==> inputs of build 49 <==
==> flow/design.v <==
module uart_tx #(
    parameter BAUD_DIV = 434
) (
    input logic clk,
    input logic rst_n,
    input logic tx_start,
    input logic [7:0] data_in,
    output logic tx_busy,
    output logic tx
);
    logic [9:0] tx_shift;   
    logic [3:0] bit_count;
    logic [11:0] baud_counter;
    logic tx_active;
    always_ff @(posedge clk or negedge rst_n) begin
        if (!rst_n) begin
            tx_active <= 0;
            baud_counter <= 0;
            tx_busy <= 0;
            tx <= 1;   
        end else begin
            if (tx_start && !tx_active) begin
                tx_active <= 1;
                tx_shift <= {1'b1, data_in, 1'b0};   
                baud_counter <= BAUD_DIV;
                bit_count <= 0;
                tx_busy <= 1;
            end else if (tx_active) begin
                if (baud_counter == 0) begin
                    baud_counter <= BAUD_DIV;
                    tx <= tx_shift[0];   
                    tx_shift <= {1'b1, tx_shift[9:1]};   
                    bit_count <= bit_count + 1;
                    if (bit_count == 9) begin   
                        tx_active <= 0;
                        tx_busy <= 0;
                    end
                end else begin
                    baud_counter <= baud_counter - 1;
                end
            end
        end
    end
endmodule
module uart_rx #(
    parameter BAUD_DIV = 434   
) (
    input logic clk,
    input logic rst_n,
    input logic rx,
    output logic [7:0] data_out,
    output logic data_valid,
	 	output logic [7:0] leds
);
    logic [11:0] baud_counter;
    logic [3:0] bit_count;
    logic [7:0] rx_shift;
    logic rx_active;
    always_ff @(posedge clk or negedge rst_n) begin
        if (!rst_n) begin
            baud_counter <= 0;
            bit_count <= 0;
            rx_active <= 0;
            data_valid <= 0;
            rx_shift <= 8'b0;   
        end else begin
            if (!rx_active && !rx) begin
                rx_active <= 1;
                baud_counter <= BAUD_DIV / 2;
                bit_count <= 0;
                rx_shift <= 8'b0;   
            end else if (rx_active) begin
                if (baud_counter == 0) begin
                    baud_counter <= BAUD_DIV;
                    if (bit_count < 9) begin
                        rx_shift <= {rx, rx_shift[7:1]};   
                        bit_count <= bit_count + 1;
                    end else begin
                        rx_active <= 0;
                        data_out <= rx_shift;  
								leds <= rx_shift;
                        data_valid <= 1;
                    end
                end else begin
                    baud_counter <= baud_counter - 1;
                end
            end else begin
                data_valid <= 0;
            end
        end
    end
endmodule
module uart_edge_detection (
    input logic clk,           
    input logic rst_n,         
    input logic uart_rx,       
    output logic uart_tx,      
    output logic led_rx,       
    output logic led_tx,       
    output logic data_ready    
);
    parameter CLOCK_FREQ = 50000000;    
    parameter BAUD_RATE  = 115200;
    parameter BAUD_DIV   = CLOCK_FREQ / BAUD_RATE;
    parameter THRESHOLD  = 4;           
    logic [7:0] rx_data;
    logic rx_done;
    logic [7:0] processed_data;
    logic tx_start;
    logic tx_busy;
    logic [7:0] image_data [0:63];     
    logic [7:0] conv_result [0:35];    
    logic [5:0] rx_counter;            
    logic [5:0] tx_counter;            
    typedef enum logic [1:0] {IDLE, RECEIVE, PROCESS, SEND} state_t;
    state_t state, next_state;
    uart_rx #(
        .BAUD_DIV(BAUD_DIV)
    ) uart_receiver (
        .clk(clk),
        .rst_n(rst_n),
        .rx(uart_rx),
        .data_out(rx_data),
        .data_valid(rx_done)
    );
    uart_tx #(
        .BAUD_DIV(BAUD_DIV)
    ) uart_transmitter (
        .clk(clk),
        .rst_n(rst_n),
        .tx_start(tx_start),
        .data_in(processed_data),
        .tx_busy(tx_busy),
        .tx(uart_tx)
    );
    always_ff @(posedge clk or negedge rst_n) begin
        if (!rst_n)
            state <= IDLE;
        else
            state <= next_state;
    end
    always_comb begin
        case (state)
            IDLE:      next_state = (rx_done) ? RECEIVE : IDLE;
            RECEIVE:   next_state = (rx_counter == 6'd63 && rx_done) ? PROCESS : RECEIVE;
            PROCESS:   next_state = SEND;
            SEND:      next_state = (tx_counter == 6'd36 && !tx_busy) ? IDLE : SEND;
            default:   next_state = IDLE;
        endcase
    end
    always_ff @(posedge clk or negedge rst_n) begin
        if (!rst_n) begin
            rx_counter <= 6'd0;
        end else if ((state == IDLE || state == RECEIVE) && rx_done) begin
            image_data[rx_counter] <= rx_data;
            rx_counter <= rx_counter + 1;
        end else if (state == IDLE) begin
            rx_counter <= 6'd0;
        end
    end
    integer i, j, k, l;
    reg [3:0] sum;
    always_ff @(posedge clk or negedge rst_n) begin
        if (!rst_n) begin
            for (i = 0; i < 36; i = i + 1)
                conv_result[i] <= 8'd0;
        end else if (state == PROCESS) begin
            for (i = 0; i < 6; i = i + 1) begin
                for (j = 0; j < 6; j = j + 1) begin
                    sum = 0;
                    for (k = 0; k < 3; k = k + 1) begin
                        for (l = 0; l < 3; l = l + 1) begin
                            sum = sum + image_data[(i + k) * 8 + (j + l)][0];
                        end
                    end
                    conv_result[i * 6 + j] <= (sum >= THRESHOLD) ? 8'b1 : 8'b0;
                end
            end
        end
    end
    always_ff @(posedge clk or negedge rst_n) begin
        if (!rst_n) begin
            tx_counter <= 6'd0;
            tx_start <= 1'b0;
            processed_data <= 8'd0;
        end else if (state == SEND) begin
            if (!tx_busy && !tx_start) begin
                tx_start <= 1'b1;
                processed_data <= conv_result[tx_counter];
                tx_counter <= tx_counter + 1;
            end else if (tx_start && tx_busy) begin
                tx_start <= 1'b0;
            end
        end else begin
            tx_counter <= 6'd0;
            tx_start <= 1'b0;
        end
    end
    always_ff @(posedge clk or negedge rst_n) begin
        if (!rst_n) begin
            led_rx <= 1'b0;
            led_tx <= 1'b0;
            data_ready <= 1'b0;
        end else begin
            led_rx <= (state == RECEIVE) ? rx_done : 1'b0;
            led_tx <= (state == SEND) ? ~tx_busy : 1'b0;
            data_ready <= (state == SEND);  
        end
    end
endmodule
==> flow/run.sh <==
#!/bin/bash
# the make line also repeats each setting of config.mk as NAME=value (left out here)
make -C /OpenROAD-flow-scripts/flow DESIGN_CONFIG=/design/flow/config.mk WORK_HOME=/design/flow/orfs CLKGATE_MAP_FILE= finish
==> flow/config.mk <==
export PLATFORM = sky130hd
export DESIGN_NAME = uart_edge_detection
export DESIGN_NICKNAME = uart_edge_detection
export VERILOG_FILES = /design/flow/design.v
export SDC_FILE = /design/flow/constraint.sdc
export NUM_CORES = 4
export LEC_CHECK = 0
export ABC_AREA = 1
export CAP_MARGIN = 0
export CELL_PAD_IN_SITES_DETAIL_PLACEMENT = 0
export CELL_PAD_IN_SITES_GLOBAL_PLACEMENT = 0
export CORE_MARGIN = 2
export CORE_UTILIZATION = 72
export CTS_CLUSTER_DIAMETER = 240
export CTS_CLUSTER_SIZE = 72
export HOLD_SLACK_MARGIN = -0.0
export PLACE_DENSITY_LB_ADDON = 0.13
export SETUP_SLACK_MARGIN = 0.92
export SLEW_MARGIN = 20
==> flow/constraint.sdc <==
create_clock -name core_clock -period 3.19 [get_ports {clk}]
set_input_delay 0.6380 -clock core_clock [delete_from_list [all_inputs] [get_ports {clk}]]
set_output_delay 0.6380 -clock core_clock [all_outputs]
set_load 0.01 [all_outputs]
==> build 43 (differences from build 49) <==
Settings changed: ABC_AREA 1 to not set, CAP_MARGIN 0 to 35, CTS_CLUSTER_SIZE 72 to not set, HOLD_SLACK_MARGIN -0.0 to not set, PLACE_DENSITY_LB_ADDON 0.13 to 0.0, SETUP_SLACK_MARGIN 0.92 to 0.97.
==> flow/constraint.sdc (replaced) <==
create_clock -name core_clock -period 3.37 [get_ports {clk}]
set_input_delay 0.6740 -clock core_clock [delete_from_list [all_inputs] [get_ports {clk}]]
set_output_delay 0.6740 -clock core_clock [all_outputs]
set_load 0.01 [all_outputs]
==> build 45 (differences from build 49) <==
Settings changed: ABC_AREA 1 to not set, CAP_MARGIN 0 to 20, CELL_PAD_IN_SITES_DETAIL_PLACEMENT 0 to not set, CELL_PAD_IN_SITES_GLOBAL_PLACEMENT 0 to not set, CORE_UTILIZATION 72 to 40, CTS_CLUSTER_DIAMETER 240 to not set, CTS_CLUSTER_SIZE 72 to not set, HOLD_SLACK_MARGIN -0.0 to not set, PLACE_DENSITY_LB_ADDON 0.13 to not set, SETUP_SLACK_MARGIN 0.92 to not set.
==> flow/constraint.sdc (replaced) <==
create_clock -name core_clock -period 5.74 [get_ports {clk}]
set_input_delay 1.1480 -clock core_clock [delete_from_list [all_inputs] [get_ports {clk}]]
set_output_delay 1.1480 -clock core_clock [all_outputs]
set_load 0.01 [all_outputs]
==> qor summary <==
item                                                                            build 43                       build 49                       build 45
Status                                                                    finished clean     complete, but fails checks                 finished clean
Violated checks                                                                        -           negative setup slack                              -
Worst-case headroom to the max-slew limit                                          42.1%                          42.4%                          37.8%
Worst slack at placement                                                        0.309 ns                      0.0504 ns                        2.37 ns
Setup TNS                                                                           0 ns                      -0.239 ns                           0 ns
Number of cells in Yosys stat                                                      1,220                          1,308                          1,220
Final critical delay including setup and external delays                         3.03 ns                        3.34 ns                        3.36 ns
Syn Inst Count                                                                     1,220                          1,308                          1,220
Switching power                                                                0.00113 W                      0.00117 W                     0.000689 W
Logic gate share of total power                                                     4.9%                           1.0%                           4.9%
Worst Setup EP                                            conv_result[33][0]$_DFFE_PN0P_  conv_result[9][0]$_DFFE_PN0P_  conv_result[9][0]$_DFFE_PN0P_
Sequential power                                                               0.00240 W                      0.00236 W                      0.00141 W
Met3 track demand over resource in global routing                                  5.70%                          8.48%                          3.13%
Share of the final layout cell area in sequential cells                            32.7%                          32.1%                          35.1%
Leakage power total                                                              6.48 nW                        7.31 nW                        6.02 nW
Largest type area fraction                                                         19.0%                          18.9%                          19.0%
Worst Hold Margin                                                               0.132 ns                      0.0507 ns                       0.447 ns
Xor-xnor portion of the synthesized cell area                                      1.25%                         0.757%                          1.25%
Buffer share of cell area                                                          6.41%                          7.43%                         0.641%

---

==> inputs of job 8385 <==
// uart_edge_detection: RTL as listed in full above, without the edits since
clock: 3.19 ns
lec_check: 0
abc_area: 1
cap_margin: 35
cell_pad_in_sites_detail_placement: 0
cell_pad_in_sites_global_placement: 0
core_margin: 2
core_utilization: 72
cts_cluster_diameter: 240
cts_cluster_size: 72
hold_slack_margin: -0.0
place_density_lb_addon: 0.13
setup_slack_margin: 0.32
slew_margin: 20
run.sh (not shown) runs the stock make flow with config.mk's settings and CLKGATE_MAP_FILE=.
==> job 2068: changes against job 8385 <==
Settings changed: ABC_AREA 1 to not set, CTS_CLUSTER_SIZE 72 to 60, HOLD_SLACK_MARGIN -0.0 to 0.11, PLACE_DENSITY set to 0.89, PLACE_DENSITY_LB_ADDON 0.13 to not set, SETUP_SLACK_MARGIN 0.32 to not set.
==> flow/constraint.sdc (replaced) <==
create_clock -name core_clock -period 6.62 [get_ports {clk}]
set_input_delay 1.3240 -clock core_clock [delete_from_list [all_inputs] [get_ports {clk}]]
set_output_delay 1.3240 -clock core_clock [all_outputs]
set_load 0.01 [all_outputs]
==> job 2936: changes against job 8385 <==
Settings changed: ABC_AREA 1 to not set, CAP_MARGIN 35 to 20, CELL_PAD_IN_SITES_DETAIL_PLACEMENT 0 to not set, CELL_PAD_IN_SITES_GLOBAL_PLACEMENT 0 to not set, CTS_CLUSTER_DIAMETER 240 to not set, CTS_CLUSTER_SIZE 72 to 21, HOLD_SLACK_MARGIN -0.0 to not set, PLACE_DENSITY set to 0.38, PLACE_DENSITY_LB_ADDON 0.13 to not set, SETUP_SLACK_MARGIN 0.32 to 0.41.
==> job 2162: changes against job 8385 <==
Settings changed: ABC_AREA 1 to not set, CELL_PAD_IN_SITES_DETAIL_PLACEMENT 0 to 1, CORE_UTILIZATION 72 to 21, CTS_CLUSTER_SIZE 72 to not set, HOLD_SLACK_MARGIN -0.0 to 0.11, PLACE_DENSITY set to 0.89, PLACE_DENSITY_LB_ADDON 0.13 to not set, SETUP_SLACK_MARGIN 0.32 to not set.
==> flow/constraint.sdc (replaced) <==
create_clock -name core_clock -period 3.81 [get_ports {clk}]
set_input_delay 0.7620 -clock core_clock [delete_from_list [all_inputs] [get_ports {clk}]]
set_output_delay 0.7620 -clock core_clock [all_outputs]
set_load 0.01 [all_outputs]
==> results <==
| item | job 2068 | job 2162 | job 2936 | job 8385 |
|---|---|---|---|---|
| Result of the run | timing/DRC/antenna clean | timing/DRC/antenna clean | timing/DRC/antenna clean | failed layout checks |
| Violated checks | - | - | - | setup timing |
| Simple logic cell fraction of the synthesized area | 11.6% | 11.6% | 11.6% | 12.9% |
| Die Ht | 136 microns | 249 microns | 136 microns | 137 microns |
| Part of the Yosys area used for sequential elements | 38.0% | 38.0% | 38.0% | 37.7% |
| Post-placement cell count | 1418 | 1978 | 1448 | 1560 |
| Total half-perimeter wirelength after legalization and detailed placement | 20400 microns | 29000 microns | 20700 microns | 21300 microns |
| Longest individual stage delay on the worst path | 0.55 ns | 0.56 ns | 0.52 ns | 0.52 ns |
| Min Clock Period, post-route | 3.57 ns | 3.55 ns | 3.14 ns | 3.28 ns |
| Kind of path behind the tightest hold check | flip-flop to flip-flop | input port to asynchronous set/reset pin | input port to asynchronous set/reset pin | input port to asynchronous set/reset pin |
| OpenROAD warning count | 36 | 36 | 41 | 38 |
| Transition time at the pin with the least slew margin | 0.878 ns | 0.944 ns | 0.887 ns | 0.963 ns |
| Register-to-register path setup slack | 3.05 ns | 0.26 ns | 0.05 ns | -0.09 ns |
| Power after layout | 0.00237 W | 0.00412 W | 0.00494 W | 0.00454 W |
| Buffer share of cell area | 0.910% | 1.20% | 7.25% | 7.15% |
| Buf/Inv on CP | 2 | 2 | 3 | 3 |
| Area grow syn2layout | 6.70% | 12.4% | 16.4% | 15.9% |
| Number of buffers inserted to repair setup after CTS | 0 | 0 | 67 | 51 |
| Final weighted congestion in routability-driven placement | 0.896 | 0.865 | 0.861 | 0.861 |
| Layout net count | 1449 | 1459 | 1572 | 1663 |
| Max IR drop VDD | 0.256 mV | 0.301 mV | 0.374 mV | 0.394 mV |
| Global-route wire length before repair | 48300 microns | 60700 microns | 49100 microns | 54300 microns |
| Final Instance Count excl. Fillers | 1452 | 2010 | 1575 | 1667 |
| Met3 usage | 8.58% | 3.38% | 6.56% | 9.44% |
Power figures rest on the tool's default switching activity, not on a simulated workload.
